Design CLOCK_TOP, start of the top module:
module CLOCK_TOP( 
	   SEG0, SEG1, SEG2, SEG3, SEG4, SEG5, SEG6, SEG7, LED, BUZ_OUT,
	   CLK50M, KEY1, KEY2, KEY3, SW0, SW1, SW2, SW3, SW4, SW5, KNOCK,
	   SENSOR, ROT_A, ROT_B
	   );
export LEC_CHECK = 0
export ABC_AREA = 0
export CAP_MARGIN = 30
export CORE_MARGIN = 3
export CORE_UTILIZATION = 71
export CTS_CLUSTER_SIZE = 14
export MAX_ROUTING_LAYER = met4
export MIN_ROUTING_LAYER = met1
export PLACE_DENSITY_LB_ADDON = 0.06
export SETUP_SLACK_MARGIN = 1.31
export SLEW_MARGIN = 20
export TNS_END_PERCENT = 65
create_clock -name core_clock -period 4.62 [get_ports {CLK50M}]
run.sh (not shown) runs the stock make flow with config.mk's settings and CLKGATE_MAP_FILE=.
Next try:
==> flow/config.mk (replaced) <==
export PLATFORM = sky130hd
export DESIGN_NAME = CLOCK_TOP
export DESIGN_NICKNAME = CLOCK_TOP
export VERILOG_FILES = /design/flow/design.v
export SDC_FILE = /design/flow/constraint.sdc
export NUM_CORES = 4
export LEC_CHECK = 0
export ABC_AREA = 1
export CAP_MARGIN = 20
export CORE_MARGIN = 2
export CORE_UTILIZATION = 71
export PLACE_DENSITY_LB_ADDON = 0.02
export SETUP_SLACK_MARGIN = 1.15
export SLEW_MARGIN = 20
Worst setup slack degrades by 0.25 ns.
Final area climbs by 8.3%.
Synthesized area climbs by 8.3%.
Global-route usage drops by 0.67 points.
Next try:
--- a/flow/config.mk
+++ b/flow/config.mk
@@ -7,8 +7,11 @@
 export LEC_CHECK = 0
 export ABC_AREA = 1
-export CAP_MARGIN = 20
+export CAP_MARGIN = 40
 export CORE_MARGIN = 2
-export CORE_UTILIZATION = 71
+export CORE_UTILIZATION = 72
+export CTS_CLUSTER_DIAMETER = 43
+export CTS_CLUSTER_SIZE = 14
+export GPL_ROUTABILITY_DRIVEN = 0
 export PLACE_DENSITY_LB_ADDON = 0.02
 export SETUP_SLACK_MARGIN = 1.15
-export SLEW_MARGIN = 20
+export SLEW_MARGIN = 5
Effect: Hold slack improved by 0.12 ns; register-to-register slack degrades by 0.14 ns; wire length came out higher by 10%; synthesized cell count is unchanged; worst setup slack is worse by 0.024 ns; cell area rises by about 2.1%; clock skew goes up by 0.0044 ns; combinational power came out higher by about 1%.
Next try:
==> flow/config.mk (replaced) <==
export PLATFORM = sky130hd
export DESIGN_NAME = CLOCK_TOP
export DESIGN_NICKNAME = CLOCK_TOP
export VERILOG_FILES = /design/flow/design.v
export SDC_FILE = /design/flow/constraint.sdc
export NUM_CORES = 4
export LEC_CHECK = 0
export ABC_AREA = 0
export CAP_MARGIN = 20
export CORE_MARGIN = 2
export CORE_UTILIZATION = 72
export CTS_CLUSTER_DIAMETER = 195
export CTS_CLUSTER_SIZE = 14
export PLACE_DENSITY_LB_ADDON = 0.16
export SETUP_SLACK_MARGIN = 1.31
export SLEW_MARGIN = 20
export TNS_END_PERCENT = 5
Effect: The changed run produced a clean layout. Clock power decreases by 27%. Non-clock buffer count decreases by 51. Final cell count decreases by 26%. Setup slack is better by 0.20 ns. Design area decreases by about 13%. Routed wire length decreases by 21%. Die size decreases by about 7.5%. Maximum frequency increases by about 5.6%. Global-route usage decreases by 1.5 points. Flip-flop count does not change. Clock skew stays flat.

* * *

== run A ==
CLOCK_TOP again, from the RTL that the note above started with.
clock: 4.62 ns
lec_check: 0
abc_area: 0
cap_margin: 40
core_margin: 2
core_utilization: 72
cts_cluster_size: 14
max_routing_layer: met4
min_routing_layer: met1
place_density_lb_addon: 0.16
setup_slack_margin: 1.31
slew_margin: 20
tns_end_percent: 65
The inputs of run B differ from those of run A as listed below.
==> flow/config.mk <==
export PLATFORM = sky130hd
export DESIGN_NAME = CLOCK_TOP
export DESIGN_NICKNAME = CLOCK_TOP
export VERILOG_FILES = /design/flow/design.v
export SDC_FILE = /design/flow/constraint.sdc
export NUM_CORES = 4
export LEC_CHECK = 0
export ABC_AREA = 1
export CAP_MARGIN = 0
export CORE_MARGIN = 2
export CORE_UTILIZATION = 72
export CTS_CLUSTER_DIAMETER = 317
export CTS_CLUSTER_SIZE = 14
export GPL_ROUTABILITY_DRIVEN = 0
export PLACE_DENSITY_LB_ADDON = 0.02
export SETUP_SLACK_MARGIN = 1.15
export SLEW_MARGIN = 20
--- outcome ---
- clock as the highest-power group was reported by run A, and sequential cells by run B.
- In the flow results for run A and run B, the worst hold slack is larger on run B.
- Sort run A and run B by final-layout non-clock buffer area share, descending, and run A comes first.
- Going from run A to run B, number of clock buffers inserted by TritonCTS shrank by more than 10%.
- For run A, the largest family of logic cells by area was AND-OR/OR-AND gates, unlike run B, where it was simple AND/OR/NAND/NOR gates.
- Summary of run B over run A: total of plain and repair buffers excluding clock buffers -7.7%, global-route wire length before repair +3.9 mm, static power due to leakage +2.1 nW.
- Looking at sequential cell area fraction in the yosys report across run A and run B, the one that comes out higher is run A.
- Relative to run A, the final cell area reported for run B is higher.
- Taking run A over run B, the area after synthesis ratio works out to 0.924.
### run B -> run C
==> flow/config.mk <==
export PLATFORM = sky130hd
export DESIGN_NAME = CLOCK_TOP
export DESIGN_NICKNAME = CLOCK_TOP
export VERILOG_FILES = /design/flow/design.v
export SDC_FILE = /design/flow/constraint.sdc
export NUM_CORES = 4
export LEC_CHECK = 0
export ABC_AREA = 0
export CAP_MARGIN = 20
export CORE_MARGIN = 2
export CORE_UTILIZATION = 72
export CTS_CLUSTER_SIZE = 14
export PLACE_DENSITY_LB_ADDON = 0.16
export SETUP_SLACK_MARGIN = 1.31
export SLEW_MARGIN = 20
==> results <==
For the met2 demand-to-capacity share in global routing, run C came in 0.31 points lower than run B did.
Run C ended up with a lower cell count listed in synth_stat.txt than run B did.
Of run C and run B, the run reporting the higher final cell count was run B.
The run showing the greater H-tree level count is run C.
Sort run C and run B by global-route wire length before repair asc -> top: run C
The synthesized area per cell number comes out higher for run C vs run B.
For the area share of and/or/nand/nor cells after synthesis, run C came in 12 points lower than run B did.
Run C has area overhead of the layout relative to synthesis above what run B had.
Diff run C and run B: global-route usage lower in run B
--- input diff run C..run D ---
==> flow/config.mk <==
export PLATFORM = sky130hd
export DESIGN_NAME = CLOCK_TOP
export DESIGN_NICKNAME = CLOCK_TOP
export VERILOG_FILES = /design/flow/design.v
export SDC_FILE = /design/flow/constraint.sdc
export NUM_CORES = 4
export LEC_CHECK = 0
export ABC_AREA = 1
export CAP_MARGIN = 0
export CORE_MARGIN = 2
export CORE_UTILIZATION = 72
export CTS_CLUSTER_DIAMETER = 317
export CTS_CLUSTER_SIZE = 14
export GPL_ROUTABILITY_DRIVEN = 0
export PLACE_DENSITY_LB_ADDON = 0.02
export SETUP_SLACK_MARGIN = 1.31
export SLEW_MARGIN = 20
==> results <==
Per the comparison of run D with run C, global-route usage shows an increase of 0.71 points; switching power share of the total shows a reduction of 0.41 points; total combinational power shows a reduction of about 3%. [compare] base=run C new=run D: power saw a decrease, setup slack after layout lower, CTS buffer count moved down, sum of routed wire length over all layers rose by 8.8 mm. Compared with run C, run D shows multi-input logic area higher by 10%. Min clock network fraction of design power across run D and run C: run D.

* * *

## build 23
Starting RTL as in the previous note.
Settings: LEC_CHECK=0, CAP_MARGIN=20, CELL_PAD_IN_SITES_DETAIL_PLACEMENT=1, CORE_ASPECT_RATIO=1.02, CORE_MARGIN=9, CORE_UTILIZATION=34, CTS_CLUSTER_SIZE=62, GPL_ROUTABILITY_DRIVEN=0, PLACE_DENSITY=0.82, SETUP_SLACK_MARGIN=0.53, SLEW_MARGIN=20, TNS_END_PERCENT=50; clock period 11.7 ns.
Edits applied to the flow inputs when going from build 23 to build 79:
- a deleted PLACE_DENSITY that had been 0.82
- a deleted TNS_END_PERCENT that had been 50
- a change of CORE_UTILIZATION from 34 to 61
- a change of CORE_MARGIN from 9 to 2
- a deleted SETUP_SLACK_MARGIN that had been 0.53
- a deleted CORE_ASPECT_RATIO that had been 1.02
- a deleted GPL_ROUTABILITY_DRIVEN that had been 0
- a deleted CTS_CLUSTER_SIZE that had been 62
- a deleted CELL_PAD_IN_SITES_DETAIL_PLACEMENT that had been 1
- a change of the clock period (ns, I/O delays scaled along) from 11.7 to 8.72
## What came out
Number of non-clock buffers in the layout was lower in the run labelled build 23. Compared with build 23, in build 79 area fraction in compound gates after synthesis held steady, clock skew shrank by 0.026 ns. Build 79 ends up with a post-route worst setup slack that is 1.73 ns lower than in build 23. Relative to build 23, the cell area after layout of build 79 is lower by 460 um^2. The lower part of the power in the clock network of build 23 and build 79 is in build 79.
[inputs] build 74 vs build 79
- CORE_UTILIZATION now 9, was 61
- the clock period (ns, I/O delays scaled along) now 30.1, was 8.72
[summary]
- Build 74 against build 79: proportion of cell area occupied by multi-input gates now sits lower, critical path's largest stage delay increased 0.07 ns, pre-CTS setup slack up 16.65 ns.
#### Input delta (build 70 over build 74)
- changing CORE_UTILIZATION from 9 to 72
- setting ABC_AREA to 1 for the first time
- setting CTS_CLUSTER_SIZE to 100 for the first time
- changing the clock period (ns, I/O delays scaled along) from 30.1 to 4.62
## What came out
- Build 70: average vias per placed instance is about 80% higher than what build 74 reported.
- Delta (build 70 minus build 74): routed length on met3 picked up an extra 64%; well-tap cell count lost 2437; critical path depth picked up an extra 4.
- Wire: build 70 routes less than build 74
- Against build 74, via count in build 70 came out worse.

* * *

== job 757 ==
Starting RTL as in the previous note.
## CLOCK_TOP
module CLOCK_TOP( 
	   SEG0, SEG1, SEG2, SEG3, SEG4, SEG5, SEG6, SEG7, LED, BUZ_OUT,
	   CLK50M, KEY1, KEY2, KEY3, SW0, SW1, SW2, SW3, SW4, SW5, KNOCK,
	   SENSOR, ROT_A, ROT_B
	   );
export LEC_CHECK = 0
export CAP_MARGIN = 20
export CORE_MARGIN = 2
export CORE_UTILIZATION = 40
export MIN_ROUTING_LAYER = met2
export PLACE_DENSITY = 0.53
export SLEW_MARGIN = 20
create_clock -name core_clock -period 20.0 [get_ports {CLK50M}]
Final checks on job 757, whose flow otherwise completed, came back failing, citing design-rule violations.
What job 5864 does differently from job 757 at the input level:
- MIN_ROUTING_LAYER no longer set, was met2
- PLACE_DENSITY no longer set, was 0.53
- CORE_UTILIZATION now 30, was 40
- the clock period (ns, I/O delays scaled along) now 8.31, was 20.0
- Job 5864 and job 757: one clean run, job 5864; the rest did not finish clean.
- Completing all stages was not enough for job 757: its layout failed the final checks because of design-rule violations.
- As far as cts-stage hold buffer count goes, job 5864 and job 757 are indistinguishable; the numbers are identical.
- Worst-path cell with the longest stage delay = dfrtp_4: job 5864; worst-path cell with the longest stage delay = mux2i_1: job 757
- Taking job 757 as the reference, in job 5864 synthesized instance count essentially unchanged, wire length of the first global-routing pass saw a decrease, detailed-route wire length lower.
diff inputs: job 5864 => job 8209
- changing CORE_UTILIZATION from 30 to 62
- setting ABC_AREA to 1 for the first time
- changing the clock period (ns, I/O delays scaled along) from 8.31 to 15.3
## What came out
- Going from job 5864 to job 8209, sequential share of power shrinks by 0.5 points.
- Job 8209: multi-input gate share of total cell area higher than job 5864
- Job 8209 vs. job 5864: clock transition time at the flip-flop clock pins of the worst setup and hold paths comparable, cell depth of the worst flop-to-flop path now larger, final worst-path cycle share now smaller, cell-internal power now smaller, clock network power now smaller.
- Job 8209 gives more global-route usage than job 5864 did.
- Job 8209 finished every step from synthesis to the final layout, and the layout passed the timing, design-rule and antenna checks.

* * *

Setup of run 1:
CLOCK_TOP again, from the RTL that the note above started with.
Settings: LEC_CHECK=0, ABC_AREA=0, CAP_MARGIN=30, CORE_ASPECT_RATIO=1.86, CORE_MARGIN=9, CORE_UTILIZATION=32, CTS_CLUSTER_SIZE=93, HOLD_SLACK_MARGIN=0.07, MAX_ROUTING_LAYER=met4, MIN_ROUTING_LAYER=met1, PLACE_DENSITY=0.39, SETUP_SLACK_MARGIN=0.86, SLEW_MARGIN=20, TNS_END_PERCENT=10; clock period 12.3 ns.
The following lists how run 2 was set up differently from run 1:
Settings: removing CTS_CLUSTER_SIZE (formerly 93); changing CORE_UTILIZATION from 32 to 61; changing CORE_MARGIN from 9 to 2; removing MIN_ROUTING_LAYER (formerly met1); removing SETUP_SLACK_MARGIN (formerly 0.86); changing CAP_MARGIN from 30 to 20; removing HOLD_SLACK_MARGIN (formerly 0.07); removing MAX_ROUTING_LAYER (formerly met4); removing ABC_AREA (formerly 0); removing PLACE_DENSITY (formerly 0.39); removing TNS_END_PERCENT (formerly 10); removing CORE_ASPECT_RATIO (formerly 1.86); changing the clock period (ns, I/O delays scaled along) from 12.3 to 8.5.
Notes after the runs:
The met3 wire length in run 2 sits 24% above the value recorded for run 1.
Comparing run 2 and run 1, routed wire length is lower on run 2.
Going from run 1 to run 2, core utilization increased 33 points, number of cells on the critical path decreased 1.
#### Input delta (run 3 over run 2)
Settings: TNS_END_PERCENT: unset -> 5; CORE_UTILIZATION: 61 -> 65; SETUP_SLACK_MARGIN: unset -> 3.28; the clock period (ns, I/O delays scaled along): 8.5 -> 16.2.
Findings:
- Between run 3 and run 2, register fraction of the total cell area is lower for run 2, run 3 comes in above that.
- Logic share of the area ends up lower on run 2.
- The sum of routed wire length over all layers on run 2 is in line with that on run 3.
- NOTE: core utilization in run 3 exceeds that of run 2
- Looking only at synthesis-to-layout area growth, and setting everything else aside, the higher value of run 3 and run 2 goes to run 2.
Changes in run 4 relative to run 3:
Settings: CORE_UTILIZATION now 40, was 65; SETUP_SLACK_MARGIN no longer set, was 3.28; TNS_END_PERCENT no longer set, was 5; the clock period (ns, I/O delays scaled along) now 8.31, was 16.2.
The number of filler cells placed in the layout in run 4 was higher than what run 3 gave.
Diff run 3..run 4 | area of combinational cells with multiple inputs | unchanged
Delta (run 4 minus run 3): routed wire length has increased; last weighted congestion value of the routability-driven placer down about 9%; post-placement worst setup slack went down.
Power dissipated by switching net loads (run 4 over run 3): increase, about 100%
Run 4 ends up with higher part of the cycle the worst path needs than run 3 does.
Run 4 vs run 3: via count down
The inputs of run 5 differ from those of run 4 as listed below.
Settings: CORE_UTILIZATION: 40 -> 61; SETUP_SLACK_MARGIN: unset -> 3.28; the clock period (ns, I/O delays scaled along): 8.31 -> 13.4.
==> comparison <==
Both conditions hold for run 5: the flow ran to the end and the final layout passed the timing, design-rule and antenna checks. Relative to run 4, layout overhead on the synthesized area decreased by 1.1 points in run 5. The cell area in run 5 was lower than what run 4 gave. Lower clock-buffer cell count goes to run 5 over run 4. Compared with run 4, in run 5 total power has decreased; global-route usage has increased; length of routed met3 wiring has remained practically unchanged; sequential fraction of total cell area has increased; overall die width has decreased. Run 4 → run 5: share of flip-flops with an asynchronous set or reset after synthesis stayed essentially flat; sequential power decreased by 38% relative to the old numbers.

* * *

Starting RTL as in the previous note.
clock: 4.62 ns
lec_check: 0
abc_area: 1
cap_margin: 20
core_margin: 2
core_utilization: 72
cts_cluster_size: 14
gpl_routability_driven: 0
place_density_lb_addon: 0.02
setup_slack_margin: 1.15
slew_margin: 20
The first run finished with timing, DRC and antenna clean.
Change:
--- a/flow/config.mk
+++ b/flow/config.mk
@@ -7,3 +7,3 @@
 export LEC_CHECK = 0
-export ABC_AREA = 1
+export ABC_AREA = 0
 export CAP_MARGIN = 20
@@ -11,6 +11,6 @@
 export CORE_UTILIZATION = 72
+export CTS_CLUSTER_DIAMETER = 27
 export CTS_CLUSTER_SIZE = 14
-export GPL_ROUTABILITY_DRIVEN = 0
-export PLACE_DENSITY_LB_ADDON = 0.02
-export SETUP_SLACK_MARGIN = 1.15
+export PLACE_DENSITY_LB_ADDON = 0.16
+export SETUP_SLACK_MARGIN = 1.31
 export SLEW_MARGIN = 20
What happened:
- critical path depth is lower by 3
- routed wire length rose by well over a third
- global-route usage came out higher by 9.9 points
Change:
--- a/flow/config.mk
+++ b/flow/config.mk
@@ -7,9 +7,10 @@
 export LEC_CHECK = 0
-export ABC_AREA = 0
 export CAP_MARGIN = 20
+export CORE_ASPECT_RATIO = 0.89
 export CORE_MARGIN = 2
 export CORE_UTILIZATION = 72
-export CTS_CLUSTER_DIAMETER = 27
-export CTS_CLUSTER_SIZE = 14
-export PLACE_DENSITY_LB_ADDON = 0.16
+export CTS_CLUSTER_DIAMETER = 28
+export CTS_CLUSTER_SIZE = 15
+export HOLD_SLACK_MARGIN = -0.09
+export PLACE_DENSITY_LB_ADDON = 0.27
 export SETUP_SLACK_MARGIN = 1.31
What happened:
- The changed run stopped in global routing (5_1_grt) (ODB-0269)
- synthesized cell count does not change
- die size stays flat
- synthesized area is unchanged
Change:
==> flow/config.mk (replaced) <==
export PLATFORM = sky130hd
export DESIGN_NAME = CLOCK_TOP
export DESIGN_NICKNAME = CLOCK_TOP
export VERILOG_FILES = /design/flow/design.v
export SDC_FILE = /design/flow/constraint.sdc
export NUM_CORES = 4
export LEC_CHECK = 0
export ABC_AREA = 0
export CAP_MARGIN = 0
export CORE_MARGIN = 2
export CORE_UTILIZATION = 72
export CTS_CLUSTER_SIZE = 14
export MAX_ROUTING_LAYER = met4
export MIN_ROUTING_LAYER = met1
export PLACE_DENSITY_LB_ADDON = 0.06
export SETUP_SLACK_MARGIN = 1.31
export SLEW_MARGIN = 20
export TNS_END_PERCENT = 65
What happened: This time the run completed without violations. Synthesized area does not change. Synthesized cell count does not change. Die area is about the same.
Change:
==> flow/config.mk (replaced) <==
export PLATFORM = sky130hd
export DESIGN_NAME = CLOCK_TOP
export DESIGN_NICKNAME = CLOCK_TOP
export VERILOG_FILES = /design/flow/design.v
export SDC_FILE = /design/flow/constraint.sdc
export NUM_CORES = 4
export LEC_CHECK = 0
export CAP_MARGIN = 20
export CORE_MARGIN = 2
export CORE_UTILIZATION = 72
export CTS_CLUSTER_DIAMETER = 28
export PLACE_DENSITY_LB_ADDON = 0.27
export SETUP_SLACK_MARGIN = 0.67
export SLEW_MARGIN = 20
Clock-buffer cell count goes up by 37.
Worst hold slack is better by 0.014 ns.
Sequential power hardly moves.
Non-clock buffer count came out lower by 32.
Synthesized cell count is unchanged.
Register-to-register slack degrades by 0.57 ns.
Via count rose by 9.9%.
Power and IR drop assume default switching activity.
